==> design/flow/design.v <==
module ResonantLowPassFilter(
    input clk,
    input signed [15:0] audio_in,
    input signed [15:0] cutoff,
    input signed [15:0] resonance,
    input signed [15:0] gain,
    input reset_n,
    output reg signed [15:0] filtered_audio
);
    parameter [15:0] MAX_POS_VALUE = 16'h7FFF;
    parameter [15:0] MIN_NEG_VALUE = -16'h8000;
    reg signed [15:0] state;
    reg signed [15:0] feedback;
    reg signed [15:0] output_reg;
    reg signed [15:0] alpha;
    reg signed [15:0] beta;
    reg signed [15:0] gamma;
    wire signed [31:0] fb_prod  = $signed(state) * $signed(beta);
    wire signed [31:0] out_prod = $signed(state) * $signed(alpha);
    wire signed [16:0] fb_full  = fb_prod >>> 15;
    wire signed [16:0] out_full = out_prod >>> 15;
    wire signed [16:0] st_full  = $signed(audio_in) - $signed(feedback);
    wire signed [16:0] fa_full  = $signed(output_reg) + ($signed(gamma) >>> 1);
    function signed [15:0] sat17;
        input signed [16:0] v;
        begin
            if (v > $signed({MAX_POS_VALUE[15], MAX_POS_VALUE}))
                sat17 = $signed(MAX_POS_VALUE);
            else if (v < $signed({MIN_NEG_VALUE[15], MIN_NEG_VALUE}))
                sat17 = $signed(MIN_NEG_VALUE);
            else
                sat17 = v[15:0];
        end
    endfunction
    always @(posedge clk or negedge reset_n) begin
        if (!reset_n) begin
            state <= $signed(16'h0000);
            feedback <= $signed(16'h0000);
            output_reg <= $signed(16'h0000);
            alpha <= $signed(16'h0000);
            beta <= $signed(16'h0000);
            gamma <= $signed(16'h0000);
            filtered_audio <= $signed(16'h0000);
        end else begin
            alpha <= $signed(cutoff);
            beta <= $signed(resonance);
            gamma <= $signed(gain);
            feedback <= sat17(fb_full);
            state <= sat17(st_full);
            output_reg <= sat17(out_full);
            filtered_audio <= sat17(fa_full);  
        end
    end
endmodule
==> design/flow/run.sh <==
#!/bin/bash
# the make line also repeats each setting of config.mk as NAME=value (left out here)
make -C /OpenROAD-flow-scripts/flow DESIGN_CONFIG=/design/flow/config.mk WORK_HOME=/design/flow/orfs CLKGATE_MAP_FILE= finish
==> design/flow/config.mk <==
export PLATFORM = sky130hd
export DESIGN_NAME = ResonantLowPassFilter
export DESIGN_NICKNAME = ResonantLowPassFilter
export VERILOG_FILES = /design/flow/design.v
export SDC_FILE = /design/flow/constraint.sdc
export NUM_CORES = 4
export LEC_CHECK = 0
export CAP_MARGIN = 20
export CELL_PAD_IN_SITES_DETAIL_PLACEMENT = 0
export CELL_PAD_IN_SITES_GLOBAL_PLACEMENT = 0
export CORE_ASPECT_RATIO = 0.53
export CORE_MARGIN = 2
export CORE_UTILIZATION = 69
export CTS_CLUSTER_DIAMETER = 260
export CTS_CLUSTER_SIZE = 35
export GPL_ROUTABILITY_DRIVEN = 1
export GPL_TIMING_DRIVEN = 1
export MAX_ROUTING_LAYER = met4
export MIN_ROUTING_LAYER = met1
export PLACE_DENSITY_LB_ADDON = 0.1
export SLEW_MARGIN = 20
==> design/flow/constraint.sdc <==
create_clock -name core_clock -period 6.92 [get_ports {clk}]
set_input_delay 1.3840 -clock core_clock [delete_from_list [all_inputs] [get_ports {clk}]]
set_output_delay 1.3840 -clock core_clock [all_outputs]
set_load 0.01 [all_outputs]
==> notes.md, run 1 <==
Implementation results. The flow ran to the end and the layout has no timing, DRC or antenna violations. The registers of the reported paths see a clock transition of 0.07 ns. Number of cells on the critical path landed at 22. In this run the most critical hold path is launched from output_reg[0]. Number of levels the H-tree was split into landed at 3. Total count of hold-check failures in the final report landed at 0. Once routing completed, OpenROAD measured the worst setup slack at roughly 0.27 ns. Detailed placer's ending HPWL landed at 44.63 mm. Overflow left after global routing landed at 0. The cell family contributing the most delay on the critical path is adder cells. Synthesized netlist net count landed at 3,224. Combined area of all synthesized cells landed at 23,560 sq um. In the final layout, the fill cell count is 2,333. Clock buffer count from CTS landed at 9. The worst hold path passes through 3 cells. For reference, the post-synthesis area per instance comes to 9.640 sq um.

The portion of synthesized area spent on multiplexers is 0.003240. Remaining antenna violation count after routing landed at 0. Of the total synthesized cell area, the portion taken by AND, OR, NAND and NOR gates is 0.1341. The capture point of the worst register-to-register path is recorded as feedback[11]. Per the layout area report, the register area comes to ~2800 sq um. By area the synthesized netlist is led by fa_1, dfrtp_1, ha_1. The routed design ends up with an antenna cell count of 0.

Looking at the max-slew report, the worst-margin pin has a slew of about 0.9 ns. Maximum clock insertion buffer count landed at 2. The synthesized design contains 0 enable-type register cells. TritonCTS built the clock tree. For this design, the slowest cell found on the critical path is dfrtp_1. Entering global routing, the biggest net connects approximately 61 pins. Worst path arrival time landed at 6.92 ns. The timing report gives the biggest stage delay along the critical path as 0.69 ns.

The placement report lists the number of port buffers as 80. Chip height landed at 138.5 um. Via count landed at roughly 17,000.

Checking max transition, the worst relative margin is 0.3822. Total of max-cap violations landed at 0. Per STA, the worst path is made up of buf_4 -> and2_1 -> fa_1 -> fa_1 -> ha_1 -> inv_1 -> fa_1 -> inv_1 -> fa_1 -> inv_1 -> fa_1 -> inv_1 -> ha_1 -> nand3_1 -> a211oi_1 -> a21oi_1 -> a211o_2 -> a2111oi_4 -> or3_1 -> mux2i_1 -> buf_4 -> o21ai_0. Area of all placed cells without fillers landed at 25,550 sq um.

The synthesized netlist contains 63 unique library cells. STA classifies the critical path endpoint as a register. Die footprint landed at 35,710 sq um. Clock tree synthesis found a total of 111 sinks. In this run the register-to-register setup slack is 0.27 ns. The critical path is of the register to register type. Of the post-synthesis cell area, the dominant cell type holds 0.4452. In the final report, the number of pins over their slew limit comes to 0. Number of violations reported at the end of detailed-routing iteration 0 landed at 1,084.

The worst setup path is launched from a register. The floorplan has 49 rows. Final net count landed at about 3,300.

Setup-violating endpoint count in the final report landed at 0. The synthesized design contains between 100 and 150 register bits. Die span in x landed at 257.8 um.

All-layer global routing usage landed at 0.3382. Area fraction in xor and xnor cells landed at 0.02565. Sequential cell area fraction in the yosys report landed at 0.1179. Warnings raised by the tools during the run amount to 27.

Final weighted congestion in routability-driven placement landed at 0.8911. OpenSTA lists the critical path endpoint as feedback[11]. The initial antenna violation count came to 0. Buffer and inverter count on the worst path landed at 6.

By instance count, the cell type seen most on the critical path is fa_1. After detailed routing, the number of vias per cell comes to 5.561. By instance count, the leading cell after synthesis is inv_1.

In the synthesis report, Yosys lists the chip area as approximately 24,000 sq um. Maximum clock frequency landed at 0.1504 GHz. The critical path starts at state[2]. Count of unresolved DRC violations after routing landed at 0. Dividing the final minimum period by the clock period gives 0.9607. By count the netlist is led by inv_1, fa_1, nand2_1, and2_1, ha_1. Required time reported for the critical path endpoint landed at a little over 7 ns. Largest clock skew in the final design landed at 0.009162 ns. Among the non-sequential cells, adder cells take the most area.

After detailed placement, the total cell area comes to between 20,000 and 30,000 sq um. Post-synthesis share of cell area spent on and-or and or-and gates landed at 0.05417. Top-level I/O count landed at 82. Area of the core landed at 33,780 sq um. Looking at area per cell type in the netlist, the leader is fa_1. Number of detailed-route iterations in the first pass landed at 6. The via count of the first global-routing pass came to about 18,000. Post-synthesis cell count from yosys landed at 2,444.

Post-synthesis async set-or-reset flop share landed at 1.000. TritonRoute output was used to compute an average wire per cell of 17.93 um. The area taken by multi-input combinational cells is reported as between 15,000 and 20,000 sq um. The area growth from synthesis to layout is 8.449%. The type recorded for the worst min-delay path is register to register. The tree is rooted in a clkbuf_16. Maximum fanout count along the critical path landed at 16. Among all flip-flop cells after synthesis, the most frequent one is dfrtp_1. The routed design could run at a clock period as short as 6.648 ns.

Total routed wirelength landed at 53.58 mm. Area fraction in full adders, half adders and majority gates landed at 0.5534. For hold timing, the worst endpoint is filtered_audio[0]. The report puts the cell count of the worst reg-to-reg path at 22. Tally of yosys warning messages landed at 1.

The launch point of the worst register-to-register path is recorded as state[2]. Starting utilization of the core area landed at 0.6974.

Clock latency of the later-clocked register in the worst-skew pair landed at 0.39 ns. Wire length of the first global-routing pass landed at 91.59 mm.

Timing analysis after detailed placement gives a worst setup slack of 0.01881 ns. Synthesis produced 2,444 cells.
## layer usage
metal / vias to the layer above / GRT usage / part of all wire
met2: 697 / 0.4806 / 0.44
met4: 0 / 0.06815 / 0.017
met3: 84 / 0.09076 / 0.10
met5: - / - / 0
li1: 7370 / - / -
met1: 8472 / 0.4950 / 0.44
## what timing repair did
item,in CTS,in global routing
gates resized,2,29
hold buffers,0,0
endpoints found under the setup margin,3,32
buffers inserted,0,3
## through the flow
step / hold WS [ns] / instances / setup TNS [ns] / utilization
3_3_place_gp: 0.6783 / 2970 / 0 / 0.7455
5_1_grt: 0.7292 / 2989 / -0.01736 / 0.7564
4_1_cts: 0.6912 / 2986 / 0 / 0.7538
2_1_floorplan: 0.5486 / 2444 / 0 / -
3_5_place_dp: 0.6743 / 2970 / 0 / 0.7455
6_report: 0.6947 / 2989 / 0 / 0.7564
## final cells by class
type / count / share of cell area
multi-input combinational: 1638 / 0.7118
sequential: 111 / 0.1099
inverter: 607 / 0.08917
timing repair buffer: 158 / 0.05578
tap: 459 / 0.02248
clock buffer: 13 / 0.01019
clock inverter: 3 / 0.0006856
==> run 2, diff against run 1 <==
CELL_PAD_IN_SITES_DETAIL_PLACEMENT = unset   (was 0)
CELL_PAD_IN_SITES_GLOBAL_PLACEMENT = unset   (was 0)
CORE_ASPECT_RATIO = unset   (was 0.53)
CORE_UTILIZATION = 68   (was 69)
CTS_CLUSTER_DIAMETER = unset   (was 260)
CTS_CLUSTER_SIZE = unset   (was 35)
GPL_ROUTABILITY_DRIVEN = unset   (was 1)
GPL_TIMING_DRIVEN = unset   (was 1)
MAX_ROUTING_LAYER = unset   (was met4)
MIN_ROUTING_LAYER = unset   (was met1)
PLACE_DENSITY_LB_ADDON = unset   (was 0.1)
SETUP_SLACK_MARGIN = 0.62   (was unset)
clock period = 6.82 ns   (was 6.92 ns; I/O delays follow)
==> notes.md, run 2 <==
Implementation results. Along the critical path, the tally of buffer and inverter instances is 4. Count of different cell masters after synthesis landed at 63. The worst pin sits at a relative slew slack of 0.2778. Count of antenna diodes in the layout landed at 0.

Floorplan row count landed at between 60 and 70. Data on the critical path is required at its endpoint by 7.09 ns. Setup-violating endpoint count in the final report landed at 0.

Area of all placed cells without fillers landed at 27,210 sq um. Time the final worst path needs with I/O delays and setup landed at about 6.3 ns. For this run the top cell type by instance count after synthesis was inv_1. For this run, the register share of the synthesized area comes to 0.1179. Number of levels the H-tree was split into landed at 3.

Post-synthesis register bit count landed at 111. Detailed placer's ending HPWL landed at 41.91 mm. Hold analysis shows the worst path with a depth of 3. Synthesized netlist net count landed at between 3,000 and 4,000.

In this run the critical path is formed by buf_12 -> and2_1 -> fa_1 -> inv_1 -> fa_1 -> fa_2 -> fa_1 -> inv_1 -> fa_1 -> fa_1 -> ha_1 -> nand2_2 -> a211oi_2 -> a21oi_2 -> a211o_4 -> a2111oi_4 -> or3_4 -> mux2i_4 -> buf_8 -> o31ai_2.

Remaining antenna violation count after routing landed at 0. Entering global routing, the biggest net connects 60 pins. STA on the placed design reports a worst setup slack of -0.01442 ns. RePlAce ended its routability-driven mode at a weighted congestion of between 0.8 and 0.9. Measured slew at the worst slew-check pin landed at 1.062 ns.

The total overflow left after global routing is 0. For reference, the mux area share after synthesis is 0.003240. Total count of hold-check failures in the final report landed at 0. At the end of the flow the core is filled with cells to 0.7935.

In this run the register-to-register setup slack is 0.48 ns. Summing over the stages, the warning tally comes to 31. The via count of the first global-routing pass came to 18,840. By area, the combinational part of the netlist is dominated by adder cells. The die covers 36,150 sq um. The first global-routing pass estimated 94.17 mm of wire. Looking at the clock tree report, the root buffer type is clkbuf_16. Clock latency on the worst-skew pair, taken at its later pin, is around 0.40 ns.

Post-synthesis cell count from yosys landed at 2,444. Post-synthesis async set-or-reset flop share landed at 1.000. Maximum fanout count along the critical path landed at 8. Number of clock sinks seen by CTS landed at 111. 82 I/O pins were placed. The worst hold path begins at gamma[1]. The critical path crosses 20 cells after its start point. STA shows the worst min-delay path finishing at filtered_audio[0]. The launch point of the worst register-to-register path is recorded as state[7]. The longest incremental delay of any stage on the critical path is reported as 0.54 ns. Number of violations reported at the end of detailed-routing iteration 0 landed at around 1,200. Among all flip-flop cells after synthesis, the most frequent one is dfrtp_1. Combined area of all synthesized cells landed at roughly 24,000 sq um. Die span in x landed at around 190 um. Counting the warning lines in the Yosys log gives 1. Setup repair after global routing could not meet its margin everywhere.

The report counts max-capacitance violations totalling 0. Area fraction in xor and xnor cells landed at 0.02565. For the worst reg-to-reg path, the endpoint reported by OpenROAD is feedback[3].

Simple-gate share of the synthesized area landed at 0.1341. The core region is 34,290 sq um. Worst-case setup margin in the final layout landed at 0.4784 ns. TritonCTS created 9 clock buffers. The chip area line in the Yosys stat output reads ~24,000 sq um. Per the final report, max-transition violations number 0. Initial antenna violation count landed at 1. The cell count after synthesis came out at between 2,000 and 2,500. The commonest cells after synthesis are inv_1, fa_1, nand2_1, and2_1, ha_1. The run finished with no timing, DRC or antenna violations. The largest individual stage delay along the critical path comes from the cell fa_1. The kind of cell with the highest combined delay along the critical path is adder cells. The post-CTS hold buffer count recorded in the log is 0.

The type recorded for the worst min-delay path is register to register. Measured in cells, the most critical reg-to-reg path has a length of 20. Total routed wirelength landed at 57.12 mm. STA classifies the critical path endpoint as a register. The cell that appears most often on the critical path is fa_1. The initial utilization of the core area, before any placement, comes to 0.6871. The synthesis report lists the most area-consuming cells as fa_1, dfrtp_1, ha_1. Wire length per cell landed at 18.58 um. The critical path is of the register to register type.

In this run the tool buffered the top-level ports with 80 buffer cells. Average instance area after synthesis landed at about 9.6 sq um. TritonRoute reported its final design rule violation total as 0.

In this run, the synthesized area fraction spent on AND-OR/OR-AND gates is recorded as 0.05417. Largest clock skew in the final design landed at between 0.015 and 0.02 ns. According to the timing report, the arrival time at the worst endpoint equals 6.61 ns. Via count landed at 17,170.

Number of detailed-route iterations in the first pass landed at 5. In the finished design, the share of the clock period the worst path needs comes to 0.9298. Looking at area per cell type in the netlist, the leader is fa_1. Area fraction in full adders, half adders and majority gates landed at 0.5534.

The critical path ends at feedback[3]. Clock-pin slew reported for the worst setup and hold paths after clock tree synthesis landed at 0.08 ns. Maximum clock frequency landed at 0.1577 GHz.

STA classifies the critical path startpoint as a register. After detailed routing, the number of vias per cell comes to 5.587. Maximum clock insertion buffer count landed at 2.

Per the run report, area growth between synthesis and finish was 15.48%. The synthesized design contains 0 enable-type register cells. Placed cell area landed at 25,300 sq um. TritonCTS built the clock tree. All-layer global routing usage landed at 0.3409.

The most critical setup path has its startpoint at state[7]. Chip height landed at 190.1 um. Portion of synthesized cell area occupied by the leading cell type landed at 0.4452. Final net count landed at 3,394.

[run 2: layout make-up]
cell class | count | area (sq um)
multi-input cells | 1639 | 18710
clock inverters | 6 | 78.83
well taps | 455 | 569.3
inverters | 607 | 2278
fillers | 2239 | 7081
clock buffers | 10 | 239.0
flip-flops and latches | 111 | 2828
repair buffers | 246 | 2505
[run 2: stage by stage]
step                hold WS (ns)  setup TNS (ns)  instances
floorplan                 0.5486               0       2444
global placement          0.6186               0       2968
detailed placement        0.6099        -0.01442       2968
CTS                       0.6383               0       3057
global route              0.6967               0       3074
finish                    0.6284               0       3074
[run 2: per-layer routing]
metal,share of wire,track usage,vias to the layer above
met5,0,0.002747,-
met4,0.035,0.1172,0
met3,0.070,0.05091,128
met2,0.50,0.5748,625
met1,0.40,0.4565,8851
li1,-,-,7570
[run 2: what timing repair did]
action                     CTS  global route
buffers inserted            65            16
resized                    127            87
setup endpoints to repair   32            32
gates cloned                 8             1
pin swaps                   41            64
==> run 3, diff against run 2 <==
CORE_UTILIZATION = 66   (was 68)
CTS_CLUSTER_SIZE = 61   (was unset)
HOLD_SLACK_MARGIN = 0.3   (was unset)
MAX_ROUTING_LAYER = met4   (was unset)
SETUP_SLACK_MARGIN = 0.88   (was 0.62)
clock period = 4.86 ns   (was 6.82 ns; I/O delays follow)
==> notes.md, run 3 <==
Implementation results. Number of cells on the critical path landed at 21. The critical path in this run is classified as register to register. The worst setup path is launched from a register. Per the detail_route report, routed wire per instance is 17.20 um. Number of levels the H-tree was split into landed at 3. Among all cell types in the netlist, the one instantiated most often is inv_1. Total count of hold-check failures in the final report landed at 0.

Clock buffer count from CTS landed at 9. Number of enable flip-flop cells landed at 0. Synthesized netlist net count landed at 3,224. Per the STA report, the cell with the highest stage delay on the worst path is fa_1. Number of clock sinks seen by CTS landed at 111. Post-synthesis async set-or-reset flop share landed at 1.000. The most critical setup path has its endpoint at feedback[12]. After synthesis, the most frequently instantiated cells are inv_1, fa_1, nand2_1, and2_1, ha_1. According to the floorplan report, the die height is 192.9 um.

The area recorded from the Yosys report for this design is ~24,000 sq um. Final net count landed at between 3,000 and 4,000. Maximum clock frequency landed at 0.1618 GHz. Die footprint landed at 37,220 sq um.

The cell family contributing the most delay on the critical path is adder cells. The layout stage reports a final design area of 27,690 sq um. Overflow left after global routing landed at 0. Required time reported for the critical path endpoint landed at ~5.1 ns. Top-level I/O count landed at 82.

In this design, the stage delay of the slowest critical-path cell is 0.63 ns. For this block, the initial DRC count from the detailed router was 800. The final layout reports a setup TNS of -39.58 ns. Area fraction in full adders, half adders and majority gates landed at 0.5534. Post-route period utilization is reported as 1.272. The main area contributors are fa_1, dfrtp_1, ha_1.

The cell count after synthesis came out at 2,444. The number of different library cells used by synthesis comes to 63. Setup slack of the worst register-to-register path landed at -1.32 ns.

For this run, the share of the core covered by cells in the final layout is 0.7821. All-layer global routing usage landed at 0.3349. The checks that failed: setup timing. Per STA, the library cell used most along the worst path is fa_1.

Data arrives at the worst endpoint at 6.45 ns. Dividing the synthesized area by the synthesized cell count gives ~9.6 sq um. Entering global routing, the biggest net connects 61 pins. Per the run report, area growth between synthesis and finish was 17.51%.

Once detail routing completed, the nets flagged for antenna violations numbered 0. Clock-pin slew was measured on the worst setup and hold paths at around 0.09 ns.

Detailed placement reports a standard cell area of 26,900 sq um. Listed in order, past its start point the critical path passes buf_6 -> nand2_4 -> fa_1 -> inv_1 -> fa_1 -> fa_1 -> fa_1 -> fa_1 -> inv_1 -> fa_1 -> inv_2 -> ha_4 -> and4_1 -> and3_1 -> inv_2 -> a211o_4 -> a2111oi_4 -> or3_4 -> mux2i_4 -> buf_12 -> o21ai_1. Number of buffers added to fix hold violations after cts landed at 0. Number of detailed-route iterations in the first pass landed at 5. Count of unresolved DRC violations after routing landed at 0. The most critical min-delay path falls under primary input to asynchronous set/reset pin.

The clock passes through at most 2 buffers. Worst-case setup margin in the final layout landed at -1.321 ns. Summing over every cut layer, the via total after detailed routing is 17,170. The worst path in the final design needs a cycle of 6.181 ns, including I/O delays and setup. From the final report, the count of setup violators was given as 32. For this design, Yosys synthesis ends with a cell count of about 2,400. Area of the core landed at approximately 35,000 sq um. Post-synthesis register bit count landed at around 110.

In this run the maximum-capacitance check reported violations numbering 0. Cell total after placement landed at 3,154. Portion of synthesized cell area occupied by the leading cell type landed at 0.4452. Of all cell types, the one taking the most synthesized area is fa_1.

Initial antenna violation count landed at 1. The critical path maximum fanout is 15. Setup repair after global routing could not meet its margin everywhere. Die span in x landed at 192.9 um.

Per the synthesis report, the XOR/XNOR share of the synthesized area is 0.02565. The cell-mix breakdown from Yosys lists the simple-gate area share as 0.1341. The worst setup path is captured at a register. TritonCTS built the clock tree. Summed over all layers, the routed wires come to 55.04 mm. Starting utilization of the core area landed at 0.6656. Relative max-transition margin landed at 0.4409. The launch point of the critical path was reported as state[8]. In the final run the clock tree shows a worst skew of 0.01365 ns.

Via count of the first global-routing pass landed at approximately 19,000. The synthesis run identifies the leading combinational cell family as adder cells.

Count of warning messages emitted by the tools landed at 32. In this run, the synthesized area fraction spent on AND-OR/OR-AND gates is recorded as 0.05417. For this run, the leading register cell type out of synthesis is dfrtp_1. The critical path contains buffers and inverters numbering 6 combined.

CTS placed an instance of clkbuf_16 at the clock tree root. Detailed placer's ending HPWL landed at 47.39 mm.

Counting pins that exceed their max-slew limit in the final report gives 0. Share of synthesized area spent on multiplexers landed at 0.003240. Depth of the worst register-to-register path landed at 21. Wire length of the first global-routing pass landed at about 93 mm. Per Yosys stat, the portion of area used by sequential elements is 0.1179. Before any placement, the netlist area is recorded as 23,560 sq um. Number of I/O port buffers landed at 80. The skew report gives the latency at the later pin of the worst-skew pair as 0.39 ns. Measured slew at the worst slew-check pin landed at 0.8386 ns. Floorplan row count landed at around 69.

After detailed routing, the number of vias per cell comes to 5.365. The launch point of the worst register-to-register path is recorded as state[8]. The finished layout holds 3,200 standard cells, fillers aside. The run finished, with violations left. Final weighted congestion in routability-driven placement landed at 0.9548. Tally of yosys warning messages landed at 1.

STA lists the endpoint of the worst register-to-register path as feedback[12].
[run 3: stage by stage]
step,setup WS [ns],hold WS [ns]
3_5_place_dp,-1.490,0.6240
3_3_place_gp,-1.420,0.6193
2_1_floorplan,-0.9852,0.5486
6_report,-1.321,0.3920
4_1_cts,-1.304,0.3784
5_1_grt,-1.497,0.3827
[run 3: area by class of cell]
type / instances / area, sq um
clock buffers: 10 / 229.0
repair buffers: 366 / 3153
fillers: 2439 / 7711
diodes: 1 / 2.502
inverters: 607 / 2278
flip-flops and latches: 111 / 2809
well taps: 461 / 576.8
multi-input cells: 1638 / 18580
clock inverters: 6 / 61.31
[run 3: what timing repair did]
action	CTS	global route
setup endpoints to repair	32	43
buffers inserted	18	11
resized	49	41
endpoints found under the hold margin	0	0
pin swaps	6	24
[run 3: per-layer routing]
| layer | vias up | wire, um | share of wire | track usage |
|---|---|---|---|---|
| met5 | - | 0 | 0 | - |
| met4 | 0 | 1701 | 0.031 | 0.1098 |
| met3 | 99 | 3210 | 0.058 | 0.05810 |
| met2 | 460 | 26860 | 0.49 | 0.5334 |
| met1 | 8803 | 23270 | 0.42 | 0.4424 |
| li1 | 7805 | - | - | - |
==> run 4, diff against run 3 <==
CORE_UTILIZATION = 40   (was 66)
CTS_CLUSTER_SIZE = unset   (was 61)
HOLD_SLACK_MARGIN = unset   (was 0.3)
MAX_ROUTING_LAYER = unset   (was met4)
SETUP_SLACK_MARGIN = unset   (was 0.88)
clock period = 11.6 ns   (was 4.86 ns; I/O delays follow)
==> notes.md, run 4 <==
Implementation results. The run finished with no timing, DRC or antenna violations. Final weighted congestion in routability-driven placement landed at approximately 0.8. A synthesized cell averages 9.640 sq um.

Largest net degree at the start of global routing landed at 73. The final report gives the core utilization as 0.4392. Per the synth stats, the flop cell with the highest instance count is dfrtp_1. The slowest stage of the critical path belongs to the cell dfrtp_1. The startpoint identified for the worst register-to-register timing path is state[15]. Per STA, the worst path is made up of buf_4 -> nand2_1 -> inv_1 -> fa_1 -> fa_1 -> fa_1 -> fa_1 -> fa_1 -> inv_1 -> fa_1 -> inv_1 -> ha_1 -> a211oi_1 -> nand2_1 -> a311oi_1 -> nand2_1 -> a31oi_4 -> o21ai_1 -> mux2i_2 -> a21boi_0. Count of unresolved DRC violations after routing landed at 0. Once routing completed, OpenROAD measured the worst setup slack at 3.800 ns. Dividing the detail-routed via count by the number of cells gives 4.954.

For reference, the mux area share after synthesis is 0.003240. Max fanout on the critical path was recorded as 23. The worst register-to-register path depth is 20. The startpoint identified for the worst hold timing path is gamma[1].

Of the available clock period, the critical path in the final layout requires 0.6724. STA lists the endpoint of the worst register-to-register path as output_reg[14].

After routing, the total negative slack on setup checks comes to 0 ns. Total routed wirelength landed at 53.12 mm. In the CTS report, the clock slew at the register clock pins of the worst setup and hold paths is listed as 0.10 ns. The final hold violation count recorded for this run is 0. Per the detail_route report, routed wire per instance is 16.41 um. In this run the deepest clock path goes through 2 buffers. For reference, the critical path is launched at state[15]. Portion of synthesized cell area occupied by the leading cell type landed at 0.4452. In this run the register-to-register setup slack is 3.80 ns.

Via count of the first global-routing pass landed at 17,850. Synthesized netlist net count landed at 3,224. STA classifies the critical path startpoint as a register.

Area fraction in xor and xnor cells landed at 0.02565. Number of levels the H-tree was split into landed at 3. The synthesis stats list as the most numerous cell inv_1. Number of detailed-route iterations in the first pass landed at 4.

Yosys reports that the most numerous cell types are inv_1, fa_1, nand2_1, and2_1, ha_1. Once the clock tree was built, the resizer swapped 0 gates to a different size. Number of violations reported at the end of detailed-routing iteration 0 landed at 763. The most numerous cell type found on the critical path is fa_1.

Post-synthesis register bit count landed at 111. The path with the worst hold slack has its endpoint at filtered_audio[0]. Counting the buffers created by CTS gives 9. The worst path in the final design needs a cycle of 7.800 ns, including I/O delays and setup. Worst path arrival time landed at about 8.1 ns.

Yosys attributes the largest share of cell area to fa_1, dfrtp_1, ha_1. Peak per-stage delay on the critical path landed at 0.69 ns. The buffer_ports step reported a buffer count of about 80. For reference, the most critical setup path is categorized as register to register. Via count landed at 16,040. Remaining antenna violation count after routing landed at 0.

Note that the worst hold path type here is register to register. The kind of cell with the highest combined delay along the critical path is adder cells. The number of buffers and inverters on the critical path is 4. Counting flops with an async set or reset pin after synthesis yields a share of 1.000. Detailed placer's ending HPWL landed at 42.39 mm.

Die footprint landed at 60,860 sq um. Worst-case setup slack after placement landed at 3.742 ns.

For reference, the critical path is captured by output_reg[14]. In this run, the synthesized area fraction spent on AND-OR/OR-AND gates is recorded as 0.05417. The floorplan step records an initial core utilization of 0.4068. For this design, Yosys synthesis ends with a cell count of 2,444. Number of pins exceeding their max-slew limit in the final report landed at 0. Measured along the y axis, the die boundary spans ~250 um.

Count of warning messages emitted by the tools landed at 27. Area overhead of the layout relative to synthesis landed at 7.961%. Final net count landed at around 3,200. The largest total area in the synthesized netlist belongs to fa_1. For this run, the register share of the synthesized area comes to 0.1179. STA puts the critical path data required time at 11.91 ns. From the final report, the count of setup violators was given as 0. Combined area of all synthesized cells landed at 23,560 sq um. Post-synthesis cell count landed at 2,444. Relative max-transition margin landed at 0.2758. Yosys mapped a number of flops with a built-in enable equal to 0. The clock arrives with 0.02810 ns of skew. The worst setup path is captured at a register.

Wire length of the first global-routing pass landed at roughly 90 mm. Number of buffers added to fix hold violations after cts landed at 0. Setup repair after global routing left no endpoint under its margin. For this run, the script counts the antenna cells in the layout as 0. Count of different cell masters after synthesis landed at 63. Number of clock sinks seen by CTS landed at about 110. The cell sitting at the root of the clock tree is a clkbuf_16.

For reference, the top logic cell family by area is adder cells. Clock latency of the later-clocked register in the worst-skew pair landed at 0.40 ns. After floorplanning, the core was divided into just under 90 placement rows.

According to the I/O placement log, the pin count is 82. Initial antenna violation count landed at 0. Simple-gate share of the synthesized area landed at 0.1341. Area of the core landed at 57,920 sq um. Tally of yosys warning messages landed at 1.

The pin closest to its max-slew limit shows a slew of 1.075 ns. Worst hold margin landed at 0.5947 ns. In this run the number of cells on the critical path is 20.

Maximum clock frequency landed at 0.1282 GHz. Recorded from the global router log, the overflow total was 0.

Area fraction in full adders, half adders and majority gates landed at 0.5534. Post-CTS timing repair inserted 0 buffers for setup. TritonCTS built the clock tree.

Die span in x landed at 246.7 um. In the global route stage, overall resource usage came out at 0.1894. Worst hold path cell count landed at 3. Total of max-cap violations landed at 0. Chip area from the yosys synthesis statistics landed at 23,560 sq um.
-- run 4: cell type report --
class	instances	area, sq um
fill	5541	32480
multi-input combinational	1638	18170
sequential	111	2778
inverter	607	2278
tap	765	957.2
timing repair buffer	100	948.4
clock buffer	9	225.2
clock inverter	7	75.07
-- run 4: metal layers --
metal	global-route usage	vias up	wire [um]	share of wire
met5	0	-	0	0
met4	0.04819	0	1001	0.019
met3	0.01921	62	2201	0.041
met2	0.3328	337	27080	0.51
met1	0.2505	8378	22840	0.43
li1	-	7258	-	-
-- run 4: per-stage QoR --
| stage | instance area (sq um) | std cells |
|---|---|---|
| after floorplan | 23560 | 2444 |
| after global placement | 25120 | 3221 |
| after detailed placement | 25140 | 3221 |
| after CTS | 25440 | 3237 |
| after global routing | 25440 | 3237 |
| final | 25440 | 3237 |
==> run 5, diff against run 4 <==
CORE_UTILIZATION = 71   (was 40)
CTS_CLUSTER_DIAMETER = 270   (was unset)
CTS_CLUSTER_SIZE = 84   (was unset)
PLACE_DENSITY_LB_ADDON = 0.06   (was unset)
SETUP_SLACK_MARGIN = 1.68   (was unset)
TNS_END_PERCENT = 5   (was unset)
clock period = 5.7 ns   (was 11.6 ns; I/O delays follow)
==> notes.md, run 5 <==
Implementation results. Yosys mapped the design onto 63 distinct sky130hd cell types.

After synthesis, the most frequently instantiated cells are inv_1, fa_1, nand2_1, and2_1, ha_1. Average instance area after synthesis landed at 9.640 sq um. Ranked by total cell area, the synthesized netlist is headed by fa_1, dfrtp_1, ha_1. According to the finish report, the design has a final net count of between 3,000 and 4,000. The floorplan has 66 rows. Post-synthesis cell count from yosys landed at 2,444. Share of synthesized area spent on multiplexers landed at 0.003240. Per the post-run analysis, buffers plus inverters along the critical path come to 6. Setup repair after global routing could not meet its margin everywhere. Relative to the synthesized area, the layout overhead comes to 19.44%. TritonCTS built the clock tree. The largest individual stage delay along the critical path comes from the cell fa_2.

For this run, asynchronously set or reset flops after synthesis account for 1.000. Per the log, the first TritonRoute iteration ended with a DRC count of 1,352. Per the OpenROAD floorplan log, the height of the die is 186.2 um. Combined area of all synthesized cells landed at 23,560 sq um. STA classifies the critical path startpoint as a register. After legalization and detailed placement, the total HPWL measured 44.94 mm. Along the worst hold path, the cell count comes to 3. The synthesis stat section lists a flop and latch total of 111.

The via count of the first global-routing pass was 20,030. According to the Yosys statistics, the synthesized design has a chip area of about 24,000 sq um. Counting stages on the worst path, the most repeated cell is fa_1. Die span in x landed at 186.2 um. Setup slack on the critical path of the routed design comes to -0.7073 ns. For this sky-water flow run, the detailed-routed wirelength per cell is reported as around 19 um. The first detailed-routing pass took 6 iterations.

Of the total synthesized cell area, the portion taken by full adders, half adders and majority gates is 0.5534. Counting endpoints that fail hold in the final report gives 0. Cell total after placement landed at 3,116. The worst setup path is of the register to register kind. The critical path runs through a total of 22 cells. Simple-gate share of the synthesized area landed at 0.1341.

The run finished, with violations left. The routed design could run at a clock period as short as 6.407 ns.

In the post-route report, total wirelength is listed as between 50 and 60 mm. In this run the clock root is driven by a clkbuf_16. Total of max-cap violations landed at 0.

Post-synthesis cell count landed at 2,444. Maximum fanout count along the critical path landed at 6.

For hold timing, the worst endpoint is filtered_audio[0]. In this run the remaining antenna-violating nets after routing total 0. fa_1 takes more of the synthesized area than any other cell. Clock-pin slew reported for the worst setup and hold paths after clock tree synthesis landed at about 0.080 ns.

As reported, the later end of the worst-skew pair has a clock insertion delay of 0.40 ns. Required time reported for the critical path endpoint landed at 5.98 ns. Wire length of the first global-routing pass landed at about 97 mm. The cell sequence reported for the critical path is buf_12 -> buf_4 -> and2_1 -> fa_1 -> inv_1 -> fa_2 -> fa_2 -> fa_1 -> inv_1 -> fa_1 -> fa_1 -> ha_1 -> nand2_2 -> a211oi_2 -> a21oi_2 -> a211o_4 -> a2111oi_4 -> or3_4 -> mux2i_4 -> buf_12 -> buf_12 -> o31ai_2. For the final database, setup skew stands at 0.01426 ns. Tally of yosys warning messages landed at 1. In the routed design, unresolved DRC markers number 0. Detail-routed via count per cell landed at ~5.6. Note that the worst hold path type here is register to register.

Maximum clock frequency landed at about 0.16 GHz. For this run, the leading register cell type out of synthesis is dfrtp_1. The share of synthesized area in the top cell type comes to 0.4452.

In this run the layout check failures are setup timing. Measured slew at the worst slew-check pin landed at just under 0.8 ns. After floorplanning, the core was sized to cover 32,620 sq um. Count of warning messages emitted by the tools landed at 30. Per the GRT congestion report, total overflow comes to 0.

All-layer global routing usage landed at 0.3702. The number of clock buffers added by TritonCTS is 9. No sink is reached through more buffers than the 2 on the longest clock path. The critical path starts at state[5].

Via count landed at 17,970. The cell-mix breakdown from Yosys lists the XOR/XNOR area share as 0.02565.

Depth of the worst register-to-register path landed at 22. In this run the most critical hold path is launched from output_reg[0]. Per the timing report, the most critical flop-to-flop path originates at state[5]. Grouping non-sequential cells by family puts the most area in adder cells.

Number of pins exceeding their max-slew limit in the final report landed at 0. The initial antenna violation count was 1. Number of buffers added to fix hold violations after cts landed at 0. The endpoint identified for the worst register-to-register timing path is feedback[3].

The final report lists the setup-violating endpoint count as 32. Count of placed standard cells in the final layout, fillers left out landed at approximately 3,200. In this run the number of H-tree levels came out at 3. Largest net degree at the start of global routing landed at 59. STA classifies the critical path endpoint as a register. Peak per-stage delay on the critical path landed at 0.54 ns. The timing report gives the worst reg2reg path a setup slack of -0.71 ns.

Final standard cell utilization of the core landed at 0.8627. Sequential cell area fraction in the yosys report landed at 0.1179. The timing report attributes the biggest portion of critical-path delay to adder cells. Number of clock sinks seen by CTS landed at 111. In the finished design, the share of the clock period the worst path needs comes to 1.124.

According to the timing report, the critical path is captured at feedback[3]. The net count after synthesis is around 3,200. Counting flops with a built-in enable in the synthesized netlist gives 0. Per the slew report, the remaining headroom to the max-slew limit stands at 0.4689. Of the total synthesized cell area, the portion taken by AND-OR and OR-AND cells is 0.05417. Final weighted congestion in routability-driven placement landed at 0.9404. Worst path arrival time landed at roughly 6.7 ns. The floorplan report gives the top-level pin count as 82. Starting utilization of the core area landed at 0.7223. Number of I/O port buffers landed at 80. The most frequently used library cell after synthesis is inv_1.

The overall die size recorded for this design is ~35,000 sq um.
run 5: per-stage QoR:
stage          hold slack (ns)  setup slack [ns]  area [sq um]  setup TNS, ns
6_report                0.6385           -0.7073         28140         -19.28
4_1_cts                 0.6424           -0.6420         27930         -18.63
3_5_place_dp            0.6217           -0.9999         26750         -29.29
2_1_floorplan           0.5486           -0.1481         23830         -3.588
5_1_grt                 0.7100           -0.8356         28140         -24.35
3_3_place_gp            0.6401           -0.8501         26750         -24.65
run 5: area by class of cell:
class / instances / area [sq um]
inverters: 607 / 2278
multi-input cells: 1639 / 18710
clock buffers: 11 / 242.7
well taps: 442 / 553.0
clock inverters: 5 / 47.55
repair buffers: 372 / 3500
flip-flops and latches: 111 / 2808
diodes: 1 / 2.502
fillers: 1710 / 4478
run 5: repair_timing:
item,in CTS,in global routing
endpoints found under the setup margin,34,43
pin swaps,50,34
gates cloned,6,1
gates resized,82,58
buffers inserted,48,0
run 5: routing by layer:
metal | part of all wire | GRT usage | vias up
met1 | 0.37 | 0.4682 | 9140
met4 | 0.047 | 0.1698 | 0
met5 | 0 | 0 | -
met3 | 0.075 | 0.06445 | 216
li1 | - | - | 7818
met2 | 0.51 | 0.6299 | 799
==> run 6, diff against run 5 <==
ABC_AREA = 1   (was unset)
CORE_ASPECT_RATIO = 0.71   (was unset)
CORE_UTILIZATION = 72   (was 71)
CTS_CLUSTER_DIAMETER = unset   (was 270)
CTS_CLUSTER_SIZE = unset   (was 84)
SETUP_SLACK_MARGIN = unset   (was 1.68)
TNS_END_PERCENT = unset   (was 5)
clock period = 5.68 ns   (was 5.7 ns; I/O delays follow)
==> notes.md, run 6 <==
Implementation results. Via count of the first global-routing pass landed at 25,920. Count of unresolved DRC violations after routing landed at 0.

The synthesis report lists the Yosys warning total as 1. In this run the clock root is driven by a clkbuf_16. Sorting the Yosys area breakdown by cell type puts at the top fa_1.

In this run, the synthesized area fraction spent on adder and majority cells is recorded as 0.4945. Area fraction in xor and xnor cells landed at 0.01548.

Top-level I/O count landed at 82. Post-synthesis register bit count landed at 111. Per the post-synthesis report, the nets total 4,138.

Setup-violating endpoint count in the final report landed at 32. The first global-routing pass estimated 132.7 mm of wire. The setup path with the least slack is of type register to register. In the floorplan report the effective utilization is 0.7333.

The share of the Yosys chip area taken by registers is 0.1067. For the worst reg-to-reg path, the startpoint reported by OpenROAD is state[15]. In this design, the stage delay of the slowest critical-path cell is roughly 0.64 ns. Per the TritonCTS log, the buffer count is 9. For this run, the leading register cell type out of synthesis is dfrtp_1.

Row generation in the floorplan step produced roughly 58 rows. Counting the fill cells in the layout gives 1,723. STA classifies the critical path startpoint as a register.

The registers of the reported paths see a clock transition of 0.09 ns. The CTS log lists the clock sinks for this run as 111. Area of the core landed at 35,490 sq um. Depth of the worst register-to-register path landed at 25. Yosys mapped a number of flops with a built-in enable equal to 0. Post-synthesis async set-or-reset flop share landed at 1.000. Per the timing report, the biggest fanout along the worst path comes to 15. The flow ran to the end, but the layout failed its checks. Of the total synthesized cell area, the portion taken by AND, OR, NAND and NOR gates is 0.1831. Detail-routed via count per cell landed at 5.934.

Number of detailed-route iterations in the first pass landed at 12. Buffers placed on the I/O ports in this run total 80. STA puts the critical path data required time at 5.97 ns. Fraction of the cycle the final worst path needs landed at 1.069. Worst hold path cell count landed at 3.

After layout, the worst setup slack is -0.3899 ns. Total of max-cap violations landed at 0. In the Yosys report the total cell count is 3,358.

Detailed placer's ending HPWL landed at 60.43 mm. Final standard cell utilization of the core landed at 0.8753. Sum of negative setup slack landed at -9.284 ns. According to the timing report, the arrival time at the worst endpoint equals 6.36 ns. Per the log, the first TritonRoute iteration ended with a DRC count of between 3,000 and 4,000. Entering global routing, the biggest net connects just over 60 pins. The synthesized instance count is 3,358.

Looking at the clock tree report, the maximum root-to-sink buffer count equals 2. Maximum clock frequency landed at between 0.15 and 0.2 GHz.

The worst-case max-slew headroom was logged as 0.4218. Average instance area after synthesis landed at 7.749 sq um.

The endpoint identified for the worst register-to-register timing path is feedback[6]. Measured slew at the worst slew-check pin landed at 0.8674 ns.

The launch point of the critical path was reported as state[15]. Final net count landed at 4,430. Looking at hold timing, the worst path starts from gamma[1]. The overall die size recorded for this design is around 38,000 sq um.

TritonRoute output was used to compute an average wire per cell of 21.03 um. Final weighted congestion in routability-driven placement landed at 0.9172. From synthesis to final layout, the design area changed by 19.36%. The global route stage reports its total congestion overflow as 0.

STA classifies the critical path endpoint as a register. The mapped netlist covers around 26,000 sq um. Buffer and inverter count on the worst path landed at 6. In this design, the critical path's most frequently occurring cell is fa_1. Looking at the gate-level netlist, the highest instance count belongs to inv_1. Per STA, the worst path accumulates the most delay in the family adder cells.

For flop-to-flop paths, the worst setup slack is -0.39 ns. Clock latency of the later-clocked register in the worst-skew pair landed at 0.41 ns. The final timing report derives a shortest allowable period of 6.070 ns. For this block, the via count after detailed routing is 24,540. The commonest cells after synthesis are inv_1, nand2_1, fa_1, ha_1, nor2_1.

Failing layout checks were recorded as setup timing. According to the Yosys statistics, the synthesized design has a chip area of 26,020 sq um. Chip height landed at 164.2 um. TritonCTS built the clock tree. The share of synthesized area in the top cell type comes to 0.4031.

The gate-level netlist out of Yosys references 37 unique cell types. Across the routed clock network, the largest skew measured is 0.01266 ns. Of the combinational cells, the family taking the most area is adder cells.

The slowest stage of the critical path belongs to the cell fa_1. Total routed wirelength landed at between 80 and 90 mm. The global routing report lists combined usage of all routing layers as 0.4607. Total count of hold-check failures in the final report landed at 0. Setup repair after global routing could not meet its margin everywhere. Checking hold timing, the worst path is listed with class register to register.

Number of levels the H-tree was split into landed at 3. Looking at the hold checks, the worst path lands on filtered_audio[0].

Ranked by total cell area, the synthesized netlist is headed by fa_1, inv_1, nand2_1. The critical path ends at feedback[6]. Number of pins exceeding their max-slew limit in the final report landed at 0. Count of warning messages emitted by the tools landed at 31. Number of cells on the critical path landed at 25. Die span in x landed at roughly 230 um.

The detail route stage leaves a number of antenna-violating nets equal to 0. The initial antenna violation count came to 1. Measured against the total synthesized area, the mux share comes to 0. After clock tree synthesis, the flow added hold-fix buffers numbering 0. Post-synthesis share of cell area spent on and-or and or-and gates landed at 0.04193.
run 6: what timing repair did:
action,CTS,global route
resized,96,104
gates cloned,4,2
setup buffers,29,9
endpoints found under the setup margin,32,32
pin swaps,17,20
run 6: stage by stage:
| stage | hold slack (ns) | worst slack (ns) | instance area, sq um | cells |
|---|---|---|---|---|
| after detailed placement | 0.5745 | -0.3924 | 29390 | 4075 |
| after global placement | 0.5803 | -0.1671 | 29390 | 4075 |
| after global routing | 0.6400 | -0.4945 | 31060 | 4135 |
| after floorplan | 0.5231 | 0.003560 | 26030 | 3358 |
| after CTS | 0.6134 | -0.05939 | 30490 | 4124 |
| final | 0.6092 | -0.3899 | 31060 | 4136 |
run 6: cell type report:
cell class	instances	area (sq um)	area share
Antenna cell	1	2.502	0.00008057
Clock buffer	9	225.2	0.007251
Clock inverter	7	102.6	0.003303
Inverter	974	3656	0.1177
Multi-Input combinational cell	2161	19960	0.6426
Sequential cell	111	2795	0.08999
Tap cell	480	600.6	0.01934
Timing Repair Buffer	393	3719	0.1197
run 6: layer usage:
layer  global-route usage  vias up  share of wire
li1                     -    10160              -
met5                    0        -              0
met2               0.7009     2113           0.43
met1               0.5931    11590           0.35
met3               0.1510      677           0.15
met4               0.2468        0          0.072
==> run 7, diff against run 6 <==
CORE_ASPECT_RATIO = unset   (was 0.71)
CORE_UTILIZATION = 71   (was 72)
CTS_CLUSTER_DIAMETER = 270   (was unset)
PLACE_DENSITY_LB_ADDON = 0.21   (was 0.06)
TNS_END_PERCENT = 85   (was unset)
clock period = 5.41 ns   (was 5.68 ns; I/O delays follow)
==> notes.md, run 7 <==
Implementation results. Entering global routing, the biggest net connects 61 pins. Logic depth along the worst register-to-register path is recorded as 25. Area of all placed cells without fillers landed at 31,500 sq um.

Count of warning messages emitted by the tools landed at 31. Summing all multiplexer cells gives an area fraction of 0. STA classifies the critical path startpoint as a register.

Via count landed at 24,530. On the final layout, the worst clock skew is approximately 0.028 ns. The worst-case reg-to-reg setup slack stands at -0.76 ns. The worst hold path begins at gamma[1].

Setup repair after global routing could not meet its margin everywhere. Looking at the gate-level netlist, the highest instance count belongs to inv_1. In the global route stage, overall resource usage came out at 0.4496. Clock-pin slew reported for the worst setup and hold paths after clock tree synthesis landed at 0.10 ns. Per the synthesis report, the simple-gate share of the synthesized area is 0.1831. STA classifies the critical path endpoint as a register. The synthesis run identifies the leading combinational cell family as adder cells. The net count after synthesis is 4,138. The share of the core area taken by cells at floorplan is 0.7159.

Number of enable flip-flop cells landed at 0. Counting instances, the worst hold path has a depth of 3. After synthesis the cells add up to 26,020 sq um.

Post-synthesis cell count from yosys landed at 3,358. The endpoint identified for the worst register-to-register timing path is feedback[4]. Portion of synthesized cell area occupied by the leading cell type landed at 0.4031. For reference, the top cells by area after synthesis are fa_1, inv_1, nand2_1. The synthesized netlist handed to floorplanning was reported with a cell count of 3,358. The clock reaches the later pin of the worst-skew pair after 0.41 ns. The finished layout reports a core utilization of 0.8667. Sequential cell area in the final layout landed at between 2000 and 3000 sq um. Area fraction in xor and xnor cells landed at 0.01548. Number of pins exceeding their max-slew limit in the final report landed at 0. The layout has 1,875 filler cells. Die span in x landed at 195.4 um. The congestion estimate from routability-driven global placement came to between 0.9 and 1.

Count of unresolved DRC violations after routing landed at 0. In this run, the number of DRC markers left after iteration 0 of detailed routing was 2,466. Initial antenna violation count landed at 1.

The run finished, with violations left. The commonest cells after synthesis are inv_1, nand2_1, fa_1, ha_1, nor2_1.

Number of cells on the critical path landed at 25. Post-synthesis share of cell area spent on and-or and or-and gates landed at 0.04193. The worst hold path belongs to the class register to register. In the finished design, the share of the clock period the worst path needs comes to 1.140. The end-of-flow timing check tallies setup violations at 32. Number of levels the H-tree was split into landed at 3.

Total of max-cap violations landed at 0. Time the final worst path needs with I/O delays and setup landed at 6.166 ns. The endpoint of the worst hold path is reported as filtered_audio[0]. Peak per-stage delay on the critical path landed at 0.64 ns.

Area overhead of the layout relative to synthesis landed at 21.07%. In the final layout, the multi-input gates occupy roughly 20,000 sq um. In this run the worst setup path begins at state[15].

The final layout contains 4,476 nets. Clock tree synthesis selected as its root buffer the cell clkbuf_16. The pre-antenna-repair detailed-routing pass consisted of 9 iterations. Overflow left after global routing landed at 0. Worst-case setup margin in the final layout landed at -0.7563 ns. Area fraction in full adders, half adders and majority gates landed at 0.4945.

After floorplanning, the core was sized to cover roughly 36,000 sq um. Post-synthesis register bit count landed at 111. Detailed placer's ending HPWL landed at ~63 mm. Count of different cell masters after synthesis landed at 37.

The launch point of the worst register-to-register path is recorded as state[15]. A synthesized cell averages 7.749 sq um. Floorplan row count landed at 70.

TritonCTS built the clock tree. Of the synthesized area, sequential elements account for 0.1067. By startpoint and endpoint, the worst setup path is classified as register to register.

Maximum clock frequency landed at 0.1622 GHz. Measured slew at the worst slew-check pin landed at 0.8611 ns. Tally of yosys warning messages landed at 1. Required time reported for the critical path endpoint landed at 5.69 ns. The number of buffers and inverters on the critical path is 6. The commonest register cell is dfrtp_1. Relative max-transition margin landed at 0.4259. Wire length of the first global-routing pass landed at 131.9 mm. After floorplanning, the die was sized to cover around 38,000 sq um. Via count of the first global-routing pass landed at 26,500. Wire length per cell landed at 21.11 um.

The reasons given for failing layout checks are setup timing. Buffers inserted to repair hold after CTS numbered 0. Remaining antenna violation count after routing landed at 0. Total routed wirelength landed at between 80 and 90 mm. Total count of hold-check failures in the final report landed at 0.

Counting flops with an async set or reset pin after synthesis yields a share of 1.000. According to the timing report, the critical path is captured at feedback[4]. Maximum clock insertion buffer count landed at 2. Detail-routed via count per cell landed at 5.882. Broken down by cell family, the worst path's largest delay share belongs to adder cells.

Clock buffer count from CTS landed at 9. Number of clock sinks seen by CTS landed at roughly 110. In the synthesis report, Yosys lists the chip area as 26,020 sq um. Max fanout on the critical path was recorded as 8. Worst-case setup slack after placement landed at -0.6407 ns.

Placed cell area landed at 29,880 sq um. The placement report lists the number of port buffers as 80.

The vertical die dimension reported for this design is 195.4 um. At the worst endpoint, the arrival time is 6.45 ns. Sorting the Yosys area breakdown by cell type puts at the top fa_1. Among all stages on the critical path, the largest delay is contributed by fa_1. Top-level I/O count landed at 82.
-- run 7: repair_timing --
| action | in CTS | in global routing |
|---|---|---|
| setup buffers | 19 | 14 |
| resized | 88 | 164 |
| pin swaps | 28 | 28 |
| setup endpoints to repair | 32 | 32 |
| gates cloned | 4 | 1 |
-- run 7: routing by layer --
layer  vias up  track usage  wire (um)
li1      10270            -          -
met1     11500       0.5168      28390
met2      1981       0.7358      40520
met3       779       0.1268      10940
met4         2       0.3065       8148
met5         -            0         13
-- run 7: stage by stage --
| stage | setup TNS, ns | hold slack [ns] | instances |
|---|---|---|---|
| global route | -25.67 | 0.6630 | 4169 |
| global placement | -12.93 | 0.5703 | 4115 |
| floorplan | -0.6989 | 0.5231 | 3358 |
| CTS | -12.74 | 0.6118 | 4154 |
| detailed placement | -18.79 | 0.5679 | 4115 |
| finish | -23.19 | 0.6132 | 4170 |
-- run 7: layout make-up --
type | count | share of cell area
inverters | 974 | 0.1165
diodes | 1 | 0.00007943
clock buffers | 10 | 0.007268
flip-flops and latches | 111 | 0.08861
repair buffers | 438 | 0.1264
multi-input cells | 2162 | 0.6397
well taps | 468 | 0.01859
clock inverters | 6 | 0.002899
==> run 8, diff against run 7 <==
ABC_AREA = unset   (was 1)
CORE_ASPECT_RATIO = 0.5   (was unset)
CORE_UTILIZATION = 69   (was 71)
CTS_CLUSTER_DIAMETER = 218   (was 270)
CTS_CLUSTER_SIZE = 100   (was unset)
PLACE_DENSITY_LB_ADDON = 0.29   (was 0.21)
TNS_END_PERCENT = 5   (was 85)
clock period = 7.0 ns   (was 5.41 ns; I/O delays follow)
==> notes.md, run 8 <==
Implementation results. Clock latency of the later-clocked register in the worst-skew pair landed at 0.40 ns. Clock buffer count from CTS landed at 9. All-layer global routing usage landed at 0.3220. The worst setup path is captured at a register. The most frequently used library cell after synthesis is inv_1. On the final layout, the worst hold slack is between 0.6 and 0.7 ns. The critical path goes through nand2_1 -> fa_1 -> fa_1 -> fa_1 -> inv_1 -> fa_1 -> fa_1 -> inv_1 -> fa_1 -> inv_1 -> ha_1 -> and4_1 -> and3_1 -> inv_1 -> a211o_1 -> a2111oi_2 -> or3_1 -> mux2i_1 -> buf_4 -> o21ai_0. Worst path arrival time landed at 7.04 ns. For reference, the critical path is launched at state[13]. Across all register-to-register paths, the minimum setup slack is ~0.22 ns. The tool flagged a number of max-cap violations equal to 0.

Per the final report, max-transition violations number 0. Count of filler cells inserted in the layout landed at 2,181. Looking at the cell usage after synthesis, the top flip-flop cell is dfrtp_1. The launch point of the worst min-delay path is recorded as gamma[1]. STA lists the endpoint of the worst register-to-register path as feedback[11]. The synthesis report lists the Yosys warning total as 1. For met3 alone, demand over resource in global routing was 0.06692. Post-synthesis cell count from yosys landed at about 2,400.

Across the routed clock network, the largest skew measured is 0.02297 ns. Post-synthesis async set-or-reset flop share landed at 1.000. TritonCTS built the clock tree.

Per the post-place timing report, worst setup slack is 0.1254 ns. The cell sitting at the root of the clock tree is a clkbuf_16. The cell-mix breakdown from Yosys lists the adder-cell area share as 0.5534.

Looking at the hold checks, the worst path lands on filtered_audio[0]. Overflow left after global routing landed at 0. Via count landed at around 16,000.

In this build the clock could be raised as far as 0.1475 GHz. In this run the count of I/O pins placed on the die edge is 82. Time the final worst path needs with I/O delays and setup landed at 6.781 ns. Of the total synthesized cell area, the portion taken by XOR and XNOR cells is 0.02565.

The sequential cells in the finished layout cover a total of approximately 2800 sq um. Chip height landed at 134.7 um.

Entering global routing, the biggest net connects 65 pins. The longest clock path from root to sink contains 2 buffers. Worst-case setup margin in the final layout landed at 0.2194 ns. Area overhead of the layout relative to synthesis landed at 7.971%. After synthesis, the cell types taking the most area are fa_1, dfrtp_1, ha_1.

Buffer and inverter count on the worst path landed at 5. Post-synthesis register bit count landed at around 110. Clock-pin slew reported for the worst setup and hold paths after clock tree synthesis landed at 0.08 ns. The first global-routing pass estimated 89.43 mm of wire.

The finished design was reported to have a net count of 3,288. Starting utilization of the core area landed at 0.7066. Summed over all instances, the cell type with the most area after synthesis is fa_1. Counting every instance in the synthesized netlist gives 2,444. For reference, the critical path is captured by feedback[11].

The worst setup path is of the register to register kind. Counting cells, the worst reg-to-reg path comes to 20. Area of the core landed at between 30,000 and 40,000 sq um.

The floorplan step defined a die boundary enclosing between 30,000 and 40,000 sq um. Combined area of all synthesized cells landed at 23,560 sq um. Peak per-stage delay on the critical path landed at 0.86 ns.

Portion of synthesized cell area occupied by the leading cell type landed at 0.4452. Die span in x landed at 265.3 um. The share of the Yosys chip area taken by registers is 0.1179. Grouping stages by cell kind, the critical path spends the most delay in adder cells. Input and output buffers added on the ports amount to 80.

Via count of the first global-routing pass landed at 18,250. For the worst reg-to-reg path, the startpoint reported by OpenROAD is state[13]. The first detailed-routing pass took 5 iterations. The path class of the tightest hold or removal check is register to register. The worst hold path was traced through 3 stages. Number of enable flip-flop cells landed at 0.

Final weighted congestion in routability-driven placement landed at 0.8740. Number of cells on the critical path landed at 20. Fraction of the cycle the final worst path needs landed at 0.9687. The synthesized netlist has a Yosys-reported chip area of 23,560 sq um.

The routed layout reports a DRC error count of 0. Counting endpoints that fail hold in the final report gives 0. Yosys mapped the design onto 63 distinct sky130hd cell types. Number of violations reported at the end of detailed-routing iteration 0 landed at ~1,200. Sum of negative setup slack landed at 0 ns.

The most numerous cell type found on the critical path is fa_1. The tree built by TritonCTS fans out to 111 sinks. Once detail routing completed, the nets flagged for antenna violations numbered 0. Post-synthesis share of cell area spent on and-or and or-and gates landed at 0.05417. Total routed wirelength landed at 52.14 mm. After synthesis, the share of cell area in mux cells is 0.003240. Floorplan row count landed at about 47. Average instance area after synthesis landed at between 9 and 10 sq um. Per the GRT log, the top usage layer is met2.

The clock H-tree reported by CTS has 3 levels. The initial antenna violation count is 0. 0 antenna diodes ended up in the layout. Per the STA report, the cell with the highest stage delay on the worst path is dfrtp_1. The commonest cells after synthesis are inv_1, fa_1, nand2_1, and2_1, ha_1.

The run finished with no timing, DRC or antenna violations. Setup repair after global routing left no endpoint under its margin. Simple-gate share of the synthesized area landed at 0.1341. For the pin with the worst max-slew slack, the measured transition is 0.9148 ns. Maximum fanout count along the critical path landed at 15. The worst setup path is launched from a register. After synthesis, the largest family of logic cells by area is adder cells. Combinational gate area landed at about 18,000 sq um. Wire length per cell landed at 17.65 um.

Relative max-transition margin landed at 0.3781. For met2 alone, demand over resource in global routing was 0.5356. Required time reported for the critical path endpoint landed at 7.26 ns. The end-of-flow timing check tallies setup violations at 0. In the placement report, post-DP HPWL is listed as ~42 mm. For met1 alone, demand over resource in global routing was 0.4380.

The net count after synthesis is around 3,200. After detailed routing, the number of vias per cell comes to 5.565. Number of buffers added to fix hold violations after cts landed at 0. Summing over the stages, the warning tally comes to 27.
==> run 8: cell type report <==
cell class	count	area share
clock buffer	11	0.009542
clock inverter	5	0.001525
inverter	607	0.08957
multi-input combinational	1638	0.7146
sequential	111	0.1093
tap	441	0.02169
timing repair buffer	141	0.05381
==> run 8: timing repair <==
item | CTS | global route
resized | 0 | 4
buffers inserted | 0 | 0
endpoints found under the setup margin | 0 | 29
==> run 8: metal layers <==
| metal | wire length (um) | share of wire |
|---|---|---|
| met3 | 4874 | 0.093 |
| met2 | 24780 | 0.48 |
| met1 | 21150 | 0.41 |
| met5 | 0 | 0 |
| met4 | 1338 | 0.026 |
==> run 8: metrics by stage <==
step / cells / instance area [sq um] / util
6_report: 2954 / 25440 / 0.7629
3_3_place_gp: 2938 / 25130 / 0.7537
4_1_cts: 2954 / 25410 / 0.7622
2_1_floorplan: 2444 / 23560 / -
5_1_grt: 2954 / 25440 / 0.7629
3_5_place_dp: 2938 / 25130 / 0.7537
==> run 9, diff against run 8 <==
ABC_AREA = 1   (was unset)
CORE_ASPECT_RATIO = unset   (was 0.5)
CORE_UTILIZATION = 71   (was 69)
CTS_CLUSTER_DIAMETER = 270   (was 218)
CTS_CLUSTER_SIZE = unset   (was 100)
PLACE_DENSITY_LB_ADDON = 0.11   (was 0.29)
clock period = 5.38 ns   (was 7.0 ns; I/O delays follow)
==> notes.md, run 9 <==
Implementation results. The run finished, with violations left. The violated checks flagged are setup timing. The final timing report lists a max-slew violation count of 0. Across all setup checks in the final design, the least slack found is -0.5926 ns. The cell family contributing the most delay on the critical path is adder cells. Per the detail_route report, DRC violations left total 0. In this run the number of H-tree levels came out at 3.

Number of clock sinks seen by CTS landed at 111. CTS placed an instance of clkbuf_16 at the clock tree root. Clock buffer count from CTS landed at 9.

Number of I/O port buffers landed at 80. Synthesis instantiated 37 different standard cells from the library.

The number of cells reported by Yosys stat comes to 3,358. The logs give a warning total of 30. The launch point of the worst min-delay path is recorded as gamma[1]. Combined area of all synthesized cells landed at 26,020 sq um. Wire length of the first global-routing pass landed at 122.1 mm. Average instance area after synthesis landed at 7.749 sq um. Ranked by total cell area, the synthesized netlist is headed by fa_1, inv_1, nand2_1. Wire length per cell landed at 17.92 um. After the flow finishes, the layout carries non-filler instances totaling 4,139. Number of violations reported at the end of detailed-routing iteration 0 landed at 1,967. Time the final worst path needs with I/O delays and setup landed at 5.973 ns. Sorting the synthesized cells by how often they occur yields inv_1, nand2_1, fa_1, ha_1, nor2_1. Maximum clock frequency landed at 0.1674 GHz. Hold timing on the final database bottoms out at a slack of between 0.5 and 0.6 ns. Per the OpenROAD floorplan log, the area of the core is 36,350 sq um. In this run the remaining antenna-violating nets after routing total 0. STA classifies the critical path startpoint as a register. Maximum fanout count along the critical path landed at 4. Of the post-synthesis cell area, the part taken by muxes is 0. All-layer global routing usage landed at 0.4115. Number of cells on the critical path landed at 23. Setup-violating endpoint count in the final report landed at 32. Portion of synthesized cell area occupied by the leading cell type landed at 0.4031.

Worst path arrival time landed at 6.25 ns. TritonCTS built the clock tree. For this block, the via count after detailed routing is 22,950. Largest clock skew in the final design landed at 0.03252 ns. The via count of the first global-routing pass is roughly 25,000.

Number of buffers added to fix hold violations after cts landed at 0. Final weighted congestion in routability-driven placement landed at approximately 0.96. The capture point of the critical path was reported as feedback[13]. In the synthesized netlist the async set-or-reset flop fraction comes to 1.000. Per the slew report, the remaining headroom to the max-slew limit stands at 0.3941. Worst hold path cell count landed at 3.

Die span in x landed at 195.4 um. Detail-routed via count per cell landed at roughly 5.5. For reference, the top logic cell family by area is adder cells. The net count of the finished layout is 4,446.

Hold analysis lists the worst path endpoint as filtered_audio[0]. Detailed placer's ending HPWL landed at roughly 59 mm. In this run the critical register-to-register path is launched from state[15]. Required time reported for the critical path endpoint landed at about 5.7 ns. Per Yosys stat, the portion of area used by sequential elements is 0.1067. In this design, the critical path's most frequently occurring cell is fa_1. Number of detailed-route iterations in the first pass landed at 6. The number of cells on the worst reg-to-reg path is 23. The most used flip-flop cell after synthesis is dfrtp_1.

In the floorplan report the effective utilization is 0.7159. The transition time recorded at the tightest slew-check pin is 0.9088 ns. The worst setup path is captured at a register. Largest net degree at the start of global routing landed at ~70.
[run 9: layout make-up]
type                       count  area [sq um]  area share
clock inverter                 6         58.81    0.001911
timing repair buffer         409          3770      0.1225
tap                          468         585.6     0.01903
inverter                     974          3656      0.1188
multi-input combinational   2161         19680      0.6395
sequential                   111          2795     0.09083
clock buffer                  10         229.0    0.007440
[run 9: timing repair]
item                       in CTS  in global routing
setup buffers                  15                  3
pin swaps                      31                 11
gates resized                  85                 31
setup endpoints to repair      32                 32
gates cloned                    4                  0
[run 9: per-stage QoR]
step / setup WS (ns) / util / TNS (ns) / cell area (sq um)
floorplan: -0.1004 / - / -1.959 / 26180
global placement: -0.4639 / 0.8195 / -13.59 / 29790
detailed placement: -0.7003 / 0.8195 / -20.12 / 29790
CTS: -0.4329 / 0.8424 / -11.98 / 30620
global route: -0.7082 / 0.8467 / -20.80 / 30770
finish: -0.5926 / 0.8467 / -15.47 / 30770
[run 9: layer usage]
metal / routed length [um] / track usage / share of wire / vias up
met2: 35780 / 0.6851 / 0.48 / 1323
met4: 4352 / 0.2200 / 0.059 / 4
met5: 23 / 0 / 0.00031 / -
li1: - / - / - / 10210
met3: 7291 / 0.08566 / 0.098 / 339
met1: 26730 / 0.5090 / 0.36 / 11080
